// MACRegister
module MACRegister(
    input clk,
    input rst,
    input [1:0] opcode,
    input [15:0] a,
    input [15:0] b,
    output [31:0] dataOut
    );
    reg [31:0] register;
    assign dataOut = register;
    wire [31:0] product;
    wire [31:0] sum;
    ArrayMultiplier multiplier(a, b, product);
    Adder32 adder(register, product, sum);
    always @ (posedge clk) begin
        if (rst)
            register <= 32'd0;
        else case (opcode)
            2'd1:  
                register <= {a, b};
            2'd2:  
                register <= sum;
        endcase
    end
endmodule
clock: 10.5 ns
lec_check: 0
abc_area: 1
cap_margin: 40
core_margin: 2
core_utilization: 72
cts_cluster_diameter: 159
cts_cluster_size: 81
hold_slack_margin: -0.08
place_density_lb_addon: 0.18
setup_slack_margin: 2.8
slew_margin: 20
run.sh (not shown) runs the stock make flow with config.mk's settings and CLKGATE_MAP_FILE=.
The baseline reached the layout checks and failed them: setup timing.
Rerun with:
- CAP_MARGIN: 40 -> 15
- CTS_CLUSTER_DIAMETER: 159 -> not set
- CTS_CLUSTER_SIZE: 81 -> 98
- HOLD_SLACK_MARGIN: -0.08 -> not set
- PLACE_DENSITY_LB_ADDON: 0.18 -> not set
- SETUP_SLACK_MARGIN: 2.8 -> 1.0
- clock period: 10.5 -> 11.0 ns (I/O delays scaled with it)
What happened: The changed run completed and failed the layout checks on setup timing. Worst hold slack gains 0.015 ns. Synthesized cell count is unchanged.
Rerun with:
- CORE_ASPECT_RATIO: not set -> 0.5
- CTS_CLUSTER_DIAMETER: not set -> 371
- The changed run completed, yet does not pass: setup timing
- cell count falls by 1.3%
- area after synthesis is unchanged
- cell area went down by 1.7%
- routed wire length increases by 13%
- register-to-register slack is worse by 0.23 ns
Rerun with:
- CAP_MARGIN: 15 -> 20
- CORE_ASPECT_RATIO: 0.5 -> not set
- CTS_CLUSTER_DIAMETER: 371 -> not set
- CTS_CLUSTER_SIZE: 98 -> not set
- clock period: 11.0 -> 11.4 ns (I/O delays scaled with it)
What happened: The changed run completed, yet does not pass: setup timing; setup slack is better by 0.42 ns; worst hold slack is worse by 0.017 ns; flip-flop count stays the same.

---

## run 1
MACRegister again, from the RTL that the note above started with.
==> flow/design.v (excerpt) <==
module MACRegister(
    input clk,
    input rst,
    input [1:0] opcode,
    input [15:0] a,
    input [15:0] b,
    output [31:0] dataOut
    );
Settings: LEC_CHECK=0, CAP_MARGIN=30, CELL_PAD_IN_SITES_DETAIL_PLACEMENT=1, CELL_PAD_IN_SITES_GLOBAL_PLACEMENT=2, CORE_ASPECT_RATIO=0.98, CORE_MARGIN=10, CORE_UTILIZATION=54, CTS_CLUSTER_DIAMETER=390, CTS_CLUSTER_SIZE=88, GPL_TIMING_DRIVEN=0, MAX_ROUTING_LAYER=met5, PLACE_DENSITY_LB_ADDON=0.08, SETUP_SLACK_MARGIN=-0.87, SLEW_MARGIN=25, TNS_END_PERCENT=75; clock period 21.5 ns.
Run 1: PASS, flow complete, no timing, DRC or antenna violations
Input changes introduced in run 2 (baseline for comparison: run 1):
# run 1
export LEC_CHECK = 0
export CAP_MARGIN = 30
export CELL_PAD_IN_SITES_DETAIL_PLACEMENT = 1
export CELL_PAD_IN_SITES_GLOBAL_PLACEMENT = 2
export CORE_ASPECT_RATIO = 0.98
export CORE_MARGIN = 10
export CORE_UTILIZATION = 54
export CTS_CLUSTER_DIAMETER = 390
export CTS_CLUSTER_SIZE = 88
export GPL_TIMING_DRIVEN = 0
export MAX_ROUTING_LAYER = met5
export PLACE_DENSITY_LB_ADDON = 0.08
export SETUP_SLACK_MARGIN = -0.87
export SLEW_MARGIN = 25
export TNS_END_PERCENT = 75
create_clock -name core_clock -period 21.5 [get_ports {clk}]
# run 2
export LEC_CHECK = 0
export CAP_MARGIN = 20
export CORE_MARGIN = 2
export CORE_UTILIZATION = 72
export PLACE_DENSITY = 0.67
export SLEW_MARGIN = 20
create_clock -name core_clock -period 15.1 [get_ports {clk}]
### Flow results
- Going from run 1 to run 2, the fraction of the cycle the final worst path needs was found to have gone up by 14 points.
- Final checks on run 2, whose flow otherwise completed, came back failing, citing setup timing.
- From run 1 to run 2 the numbers moved as follows: number of setup violations in the final report has increased; number of cell rows has decreased; aggregate routed wire length has decreased; global-route usage has increased.
- Compared with run 1, in run 2 worst-margin pin slew lower; final worst-path setup slack lower; non-clock buffer count lower.
Modified inputs, run 3 compared to run 2
# run 2
export LEC_CHECK = 0
export CAP_MARGIN = 20
export CORE_MARGIN = 2
export CORE_UTILIZATION = 72
export PLACE_DENSITY = 0.67
export SLEW_MARGIN = 20
create_clock -name core_clock -period 15.1 [get_ports {clk}]
# run 3
export LEC_CHECK = 0
export ABC_AREA = 1
export CAP_MARGIN = 20
export CORE_MARGIN = 2
export CORE_UTILIZATION = 72
export PLACE_DENSITY_LB_ADDON = 0.08
export SLEW_MARGIN = 20
create_clock -name core_clock -period 14.1 [get_ports {clk}]
==> results <==
- [run 3] flow finished | final checks: failed | reasons: setup timing
- As far as top-level I/O count goes, run 3 and run 2 are indistinguishable; the numbers are identical.
- The final reports for run 3 and run 2 show number of vias per cell lower in the former.
- Diff run 2 -> run 3: multi-input combinational gate total saw an increase; number of CTS-inserted buffers saw little to no change; synthesized chip area reported by yosys saw an increase; area after synthesis saw an increase; setup slack of the critical path after layout saw a decrease.
- Taking run 2 as the reference, in run 3 final instance area shows an increase of about 1.4%; multi-input combinational area share fell 6.6 points.
Edits applied to the flow inputs when going from run 3 to run 4:
# run 3
export LEC_CHECK = 0
export ABC_AREA = 1
export CAP_MARGIN = 20
export CORE_MARGIN = 2
export CORE_UTILIZATION = 72
export PLACE_DENSITY_LB_ADDON = 0.08
export SLEW_MARGIN = 20
create_clock -name core_clock -period 14.1 [get_ports {clk}]
# run 4
export LEC_CHECK = 0
export CAP_MARGIN = 20
export CORE_MARGIN = 2
export CORE_UTILIZATION = 9
export SETUP_SLACK_MARGIN = 1.0
export SLEW_MARGIN = 20
create_clock -name core_clock -period 19.2 [get_ports {clk}]
Notes after the runs:
Delta (run 4 minus run 3): final worst setup slack increased 3.61 ns, final core area utilization decreased 71 points, synthesized cell count decreased 231, post-synthesis simple-gate area fraction increased 7.1 points.
Having completed the whole flow, run 4 delivered a layout that passed the timing, design-rule and antenna checks.
Higher global-route wire length before repair goes to run 4 over run 3.
On run 4: setup slack at placement is 3.23 ns higher than what run 3 gave.
Run 4: total negative slack for setup checks 10.03 ns above run 3
Summary of the comparison: net count entering floorplan is lower in run 4, relative to run 3.
## Diff of input files: run 5 against run 4
# run 4
export LEC_CHECK = 0
export CAP_MARGIN = 20
export CORE_MARGIN = 2
export CORE_UTILIZATION = 9
export SETUP_SLACK_MARGIN = 1.0
export SLEW_MARGIN = 20
create_clock -name core_clock -period 19.2 [get_ports {clk}]
# run 5
export LEC_CHECK = 0
export CAP_MARGIN = 20
export CORE_MARGIN = 2
export CORE_UTILIZATION = 69
export SETUP_SLACK_MARGIN = 1.0
export SLEW_MARGIN = 20
create_clock -name core_clock -period 11.4 [get_ports {clk}]
### Flow results
Among run 5 and run 4, a clean, completed layout was produced by run 4 alone.
Run 5 finished every stage; the final checks, however, were not passed, the failures being setup timing.
From run 4 to run 5 the numbers moved as follows: number of antenna violations at the first check in global routing went down 15, met2 layer usage reported by global route went up 51 points, proportion of final cell area spent on non-clock buffers went up 3.6 points, worst hold slack held.
In the tables for run 5 and run 4, wire length of the first global-routing pass reads lower with run 5.
Summary: with run 4 as the reference, total of plain and repair buffers excluding clock buffers in run 5 moved up by more than a quarter.
Re share of final layout cell area taken by clock buffers and inverters: run 4 was lower than run 5.
The inputs of run 6 differ from those of run 5 as listed below.
# run 5
export LEC_CHECK = 0
export CAP_MARGIN = 20
export CORE_MARGIN = 2
export CORE_UTILIZATION = 69
export SETUP_SLACK_MARGIN = 1.0
export SLEW_MARGIN = 20
create_clock -name core_clock -period 11.4 [get_ports {clk}]
# run 6
export LEC_CHECK = 0
export ABC_AREA = 1
export CAP_MARGIN = 20
export CORE_MARGIN = 2
export CORE_UTILIZATION = 40
export MAX_ROUTING_LAYER = met4
export SLEW_MARGIN = 20
create_clock -name core_clock -period 29.9 [get_ports {clk}]
Findings:
- Compared with run 5, run 6 shows a fraction of the core area covered by cells at the end of the flow that is 38 points lower.
- Summary of the comparison: average wire length per cell after detail routing is lower in run 6, relative to run 5.
- Relative to run 5, the count of filler cells inserted in the layout measured on run 6 has increased by more than 100%.
- Run 6 | status: complete | timing, DRC, antenna: pass
- Path length in cells of the critical path (higher): run 6
- On run 6: half-perimeter wire length after detailed placement is 1200 um lower than what run 5 gave.
- | clock-buffer cell count | run 6 vs run 5 | 1 higher |
- Compared with run 5, Yosys chip area in run 6 increased by a few percent.

---

== try-violet ==
Starting RTL as in the previous note.
clock: 20.0 ns
lec_check: 0
abc_area: 1
cap_margin: 30
cell_pad_in_sites_detail_placement: 2
core_margin: 2
core_utilization: 28
cts_cluster_diameter: 257
gpl_routability_driven: 1
gpl_timing_driven: 1
max_routing_layer: met4
setup_slack_margin: -0.27
slew_margin: 20
tns_end_percent: 15
The inputs of try-raven differ from those of try-violet as listed below.
- GPL_ROUTABILITY_DRIVEN removed (was 1)
- ABC_AREA removed (was 1)
- CAP_MARGIN changed from 30 to 20
- SETUP_SLACK_MARGIN removed (was -0.27)
- TNS_END_PERCENT removed (was 15)
- CTS_CLUSTER_DIAMETER removed (was 257)
- MAX_ROUTING_LAYER removed (was met4)
- CORE_UTILIZATION changed from 28 to 70
- CTS_CLUSTER_SIZE newly set to 13
- GPL_TIMING_DRIVEN removed (was 1)
- CELL_PAD_IN_SITES_DETAIL_PLACEMENT removed (was 2)
- the clock period (ns, I/O delays scaled along) changed from 20.0 to 5.45
try-violet: no failed stages, no open violations at the end
Ran to the end and failed final checks on setup timing: try-raven.
try-violet → try-raven: post-synthesis to final-layout area growth shows an increase of 10 points; final tally of setup violations shows an increase of 25; sequential share of layout area shows a reduction of 0.28 points.
Diff try-violet -> try-raven | mean instance size in the synthesized netlist | up by more than 10%
> inputs changed (try-raven -> try-fjord)
- CTS_CLUSTER_SIZE no longer set, was 13
- SETUP_SLACK_MARGIN now -0.49, previously not set
- CORE_UTILIZATION now 68, was 70
- the clock period (ns, I/O delays scaled along) now 15.3, was 5.45
## What came out
- try-fjord and try-raven ended up with roughly the same post-synthesis cell count from yosys.
- Number of synthesized flops with an enable pin came out exactly the same in try-fjord and try-raven.
- Taking try-raven as the reference, in try-fjord register-to-register slack rose 9800 ps, total placed instance area fell 3.4%.
- Detailed route, try-fjord vs try-raven: via total lower for try-fjord
- Relative to try-raven, the placeable core area measured on try-fjord has increased by a few percent.
- try-fjord vs try-raven — area of all placed cells without fillers dropped by a few percent
- In the reports for try-fjord and try-raven, the smaller final hold slack belongs to try-fjord.
- Status for try-fjord and try-raven: no clean run
- The final report for try-raven shows a completed flow and a layout that fails verification, specifically setup timing.
- try-fjord -> stages 100% | layout checks FAIL | setup timing
- Between try-fjord and try-raven, global-route track usage on met2 is higher for try-raven, try-fjord comes in under that.
- Detail-routed net length per standard cell went down by more than 10% going from try-raven to try-fjord.
Inputs modified between try-fjord and try-delta:
- swapping -0.49 for 1.0 in SETUP_SLACK_MARGIN
- swapping 68 for 40 in CORE_UTILIZATION
- swapping 15.3 for 17.7 in the clock period (ns, I/O delays scaled along)
- try-delta | status: complete | timing, DRC, antenna: pass
- Going from try-fjord to try-delta, layout clock buffer count grows by 1.
- Relative to try-fjord, initial cell density of the core has decreased by 29 points in try-delta.
- try-delta vs try-fjord: critical path depth in cells down
- try-fjord has higher initial antenna violation count than try-delta.
- On floorplan core area, try-fjord beats try-delta.
- Worst setup slack: try-delta better than try-fjord
- try-delta vs try-fjord: die area up in try-delta
- Compared with try-fjord, try-delta shows a lower number of non-clock buffers.
- try-fjord and try-delta ended up with roughly the same post-placement cell area.

---

Starting RTL as in the previous note.
## MACRegister
module MACRegister(
    input clk,
    input rst,
    input [1:0] opcode,
    input [15:0] a,
    input [15:0] b,
    output [31:0] dataOut
    );
Settings: LEC_CHECK=0, ABC_AREA=1, CAP_MARGIN=35, CELL_PAD_IN_SITES_GLOBAL_PLACEMENT=0, CORE_ASPECT_RATIO=0.83, CORE_MARGIN=2, CORE_UTILIZATION=72, CTS_CLUSTER_DIAMETER=225, CTS_CLUSTER_SIZE=88, PLACE_DENSITY=0.41, SETUP_SLACK_MARGIN=-0.76, SLEW_MARGIN=35, TNS_END_PERCENT=75; clock period 9.84 ns.
The first run finished with negative setup slack left.
Change:
Settings changed: CAP_MARGIN 35 to 20, CELL_PAD_IN_SITES_GLOBAL_PLACEMENT 0 to unset, CORE_ASPECT_RATIO 0.83 to unset, CORE_UTILIZATION 72 to 65, CTS_CLUSTER_DIAMETER 225 to unset, CTS_CLUSTER_SIZE 88 to unset, PLACE_DENSITY 0.41 to unset, SETUP_SLACK_MARGIN -0.76 to 1.0, SLEW_MARGIN 35 to 20, TNS_END_PERCENT 75 to unset.
Clock period 9.84 ns to 11.0 ns, I/O delays scaled along.
The new run finished with negative setup slack left; routed wire length came out lower by 9.0%; worst setup slack is better by 910 ps; final area stays flat; critical path depth came out lower by 2.

---

## exp/garnet
Starting RTL as in the previous note.
clock: 21.5 ns
lec_check: 0
abc_area: 1
cap_margin: 5
cell_pad_in_sites_global_placement: 1
core_aspect_ratio: 0.51
core_margin: 2
core_utilization: 54
cts_cluster_diameter: 390
cts_cluster_size: 88
place_density: 0.42
setup_slack_margin: -1.61
slew_margin: 35
tns_end_percent: 25
exp/garnet completed; timing, DRC and antenna clean
--- input diff exp/garnet..exp/delta ---
Settings: changing CORE_UTILIZATION from 54 to 30; changing CAP_MARGIN from 5 to 0; changing CORE_ASPECT_RATIO from 0.51 to 1.38.
Notes after the runs:
- Delta (exp/delta minus exp/garnet): highest clock frequency the design can meet went up, die height moved up, worst max-slew margin expressed relative to the limit rose 0.46 points.
- exp/delta against exp/garnet: die area rose 15,000 sq um; final area rose about 2.8%; area of the placeable core rose 14,000 sq um; first-pass GRT wire length rose 15%; area added between synthesis and finish rose 3.0 points.
What exp/tundra does differently from exp/delta at the input level:
Settings: CELL_PAD_IN_SITES_DETAIL_PLACEMENT now 1, previously not set; SLEW_MARGIN now 25, was 35; MAX_ROUTING_LAYER now met5, previously not set; GPL_TIMING_DRIVEN now 0, previously not set; TNS_END_PERCENT now 75, was 25; CORE_ASPECT_RATIO now 0.98, was 1.38; ABC_AREA no longer set, was 1; PLACE_DENSITY_LB_ADDON now 0.08, previously not set; CORE_UTILIZATION now 54, was 30; CORE_MARGIN now 7, was 2; PLACE_DENSITY no longer set, was 0.42; SETUP_SLACK_MARGIN now -0.87, was -1.61.
Notes after the runs:
- exp/tundra finished every step from synthesis to the final layout, and the layout passed the timing, design-rule and antenna checks.
- The run showing the greater data arrival time of the critical path is exp/tundra.
- Comparing exp/delta with exp/tundra, the clock sink count came out essentially unchanged.
- In the metrics for exp/tundra and exp/delta, the one carrying the higher worst clock skew is exp/delta.
- Worst hold slack was higher in the run labelled exp/delta.
- Going from exp/delta to exp/tundra, number of nets at the end of the flow shrank by a little under 10%.
- Summary of exp/tundra over exp/delta: cell count decreased 305; sequential portion of the cell area barely changed.
- Compared with exp/delta, exp/tundra has less setup slack.
- exp/tundra vs exp/delta, worst setup path startpoint: b[0] vs a[14]
- Re total detailed-routing wirelength: exp/tundra and exp/delta aren't equal, and the higher value belongs to exp/tundra.
The inputs of exp/zinc differ from those of exp/tundra as listed below.
Settings: clearing PLACE_DENSITY_LB_ADDON, which used to be 0.08; clearing GPL_TIMING_DRIVEN, which used to be 0; clearing CELL_PAD_IN_SITES_DETAIL_PLACEMENT, which used to be 1; swapping 75 for 25 in TNS_END_PERCENT; swapping 25 for 35 in SLEW_MARGIN; clearing MAX_ROUTING_LAYER, which used to be met5; swapping 7 for 2 in CORE_MARGIN; swapping 0.98 for 1.38 in CORE_ASPECT_RATIO; swapping 0 for 20 in CAP_MARGIN; swapping -0.87 for -1.61 in SETUP_SLACK_MARGIN; putting PLACE_DENSITY at 0.42 where nothing was set.
### Flow results
- exp/zinc vs. exp/tundra: maximum achievable frequency increased 2.1%, number of tap cells inserted decreased 7.7%, violation count after the first detailed-routing iteration increased about 90%.
- In exp/zinc relative to exp/tundra, filler cell count had gone down by more than 10%.
- For the post-layout worst setup margin, exp/zinc came in 430 ps higher than exp/tundra did.
Input changes introduced in exp/juniper (baseline for comparison: exp/zinc):
Settings: removing CTS_CLUSTER_SIZE (formerly 88); changing CORE_UTILIZATION from 54 to 65; removing TNS_END_PERCENT (formerly 25); changing SLEW_MARGIN from 35 to 20; changing SETUP_SLACK_MARGIN from -1.61 to 1.0; removing CELL_PAD_IN_SITES_GLOBAL_PLACEMENT (formerly 1); removing CTS_CLUSTER_DIAMETER (formerly 390); removing PLACE_DENSITY (formerly 0.42); removing CORE_ASPECT_RATIO (formerly 1.38); changing the clock period (ns, I/O delays scaled along) from 21.5 to 19.2.
### Flow results
- Delta(final standard cell count with taps included and fillers excluded, exp/juniper - exp/zinc) < 0
- Per the comparison of exp/juniper with exp/zinc, count of vias placed by the detailed router now larger; final worst-path cycle share now smaller; cell area now larger; post-synthesis to final-layout area growth now larger.
- The run showing the greater clock-buffer cell count is exp/zinc.
- Number of global-route vias before repair for exp/juniper is higher than for exp/zinc.
- Diff exp/zinc -> exp/juniper | met3 layer wire length in the routed design | down by more than a quarter
- exp/zinc ended up with a[13] as its origin of the worst setup path; exp/juniper ended up with a[15].
- Worst setup slack: exp/juniper vs exp/zinc up 180 ps
- Per the comparison of exp/juniper with exp/zinc, met1 usage in global routing increased by 1.6 points relative to the old numbers, total wirelength of the detailed-routed design dropped 1400 um.
